==> wip/maple <==
## uart_top
module  uart_top(
								input  clk,
								input  rst_n,
								input  din,
								input sw8,
								output  reg  [23:0] pic_out,
								output  reg [16:0] addr,
								output  reg wr_ram,
								output  tx,
								output  reg pic_done,    
								output  reg  pic_download,    
								output  reg [7:0] rgb_led
								);
	wire   dout_vld;
	wire  [7:0] dout;
	reg [3:0] code_p;
	reg  [4:0]  cnt;
	reg  [3:0]  state;
	wire  [3:0]  code;
	wire [7:0]  temp;
	reg [23:0] pic_reg;
	parameter  monitor=0;   
	parameter  second=1 ;
	parameter  third=2 ;
	parameter   fouth=3;
	parameter   fiveth=4;
	parameter   sixth=5;
	parameter   send=6;
	parameter   stop=7;
	assign temp=(dout>8'd57)?(dout-8'd87):(dout-8'd48);
	assign code=temp[3:0];
	always  @ (posedge clk or negedge rst_n)
	    begin
			if  (!rst_n)
			   begin
			      state<=monitor;
				  wr_ram<=1;
				  pic_out<=0;
				  addr<=0;
				  pic_done<=0;
				  end
			else
	case (state)
	monitor:	begin
				   if (dout_vld)
						begin
						    wr_ram<=1;	
							pic_reg[23:20]<=code;
							state<=second;
							code_p<=code;
						end
				 else
				          state<=monitor;
					end
	second:	begin
					if (dout_vld)
							begin
								pic_reg[19:16]<=code;
								state<=third;
								rgb_led<={code_p,code};
							end
					else
							state<=second;
					end
		third:		begin
					if (dout_vld)
						begin
							pic_reg[15:12]<=code;
							state<=fouth;
							code_p<=code;
						end
					else
						state<=third;
					end
		fouth:		begin
					if (dout_vld)
						begin
							pic_reg[11:8]<=code;
							state<=fiveth;
							rgb_led<={code_p,code};
						end
					else
						state<=fouth;
					end
		fiveth:		begin
					if (dout_vld)
						begin
							pic_reg[7:4]<=code;
							state<=sixth;
  ...
Settings: LEC_CHECK=0, ABC_AREA=1, CAP_MARGIN=0, CORE_MARGIN=2, CORE_UTILIZATION=68, CTS_CLUSTER_DIAMETER=90, GPL_ROUTABILITY_DRIVEN=1, GPL_TIMING_DRIVEN=1, PLACE_DENSITY=0.61, SLEW_MARGIN=20; clock period 2.26 ns.
run.sh (not shown) runs the stock make flow with config.mk's settings and CLKGATE_MAP_FILE=.
==> wip/fjord: changes against wip/maple <==
==> flow/config.mk (replaced) <==
export PLATFORM = sky130hd
export DESIGN_NAME = uart_top
export DESIGN_NICKNAME = uart_top
export VERILOG_FILES = /design/flow/design.v
export SDC_FILE = /design/flow/constraint.sdc
export NUM_CORES = 4
export LEC_CHECK = 0
export CAP_MARGIN = 20
export CORE_MARGIN = 2
export CORE_UTILIZATION = 40
export SLEW_MARGIN = 20
==> flow/constraint.sdc (replaced) <==
create_clock -name core_clock -period 2.56 [get_ports {clk}]
set_input_delay 0.5120 -clock core_clock [delete_from_list [all_inputs] [get_ports {clk}]]
set_output_delay 0.5120 -clock core_clock [all_outputs]
set_load 0.01 [all_outputs]
==> wip/tundra: changes against wip/maple <==
==> flow/config.mk (replaced) <==
export PLATFORM = sky130hd
export DESIGN_NAME = uart_top
export DESIGN_NICKNAME = uart_top
export VERILOG_FILES = /design/flow/design.v
export SDC_FILE = /design/flow/constraint.sdc
export NUM_CORES = 4
export LEC_CHECK = 0
export CAP_MARGIN = 15
export CORE_MARGIN = 2
export CORE_UTILIZATION = 72
export CTS_CLUSTER_SIZE = 38
export SETUP_SLACK_MARGIN = 1.78
export SLEW_MARGIN = 20
==> flow/constraint.sdc (replaced) <==
create_clock -name core_clock -period 6.84 [get_ports {clk}]
set_input_delay 1.3680 -clock core_clock [delete_from_list [all_inputs] [get_ports {clk}]]
set_output_delay 1.3680 -clock core_clock [all_outputs]
set_load 0.01 [all_outputs]
==> notes <==
Of wip/maple and wip/tundra, wip/maple has the higher critical path depth (gap 7). Die size: wip/tundra < wip/maple < wip/fjord. The lowest routed wire length belongs to wip/tundra, the highest to wip/maple. Synthesized cell count is the same in wip/fjord and wip/tundra. Against wip/tundra, the global-route usage of wip/fjord is lower by 13 points. Clock-buffer cell count: wip/maple is higher than wip/fjord (4). Of wip/fjord and wip/maple, wip/maple has the higher area after synthesis (gap about 5%, measured against wip/maple). wip/maple completed, yet does not pass: negative setup slack. wip/tundra produced a clean layout. wip/fjord finished with negative setup slack left. In sequential cell count, wip/maple and wip/fjord do not differ. Of wip/maple and wip/fjord, wip/maple has the higher final cell count (gap about 16%, measured against wip/fjord).
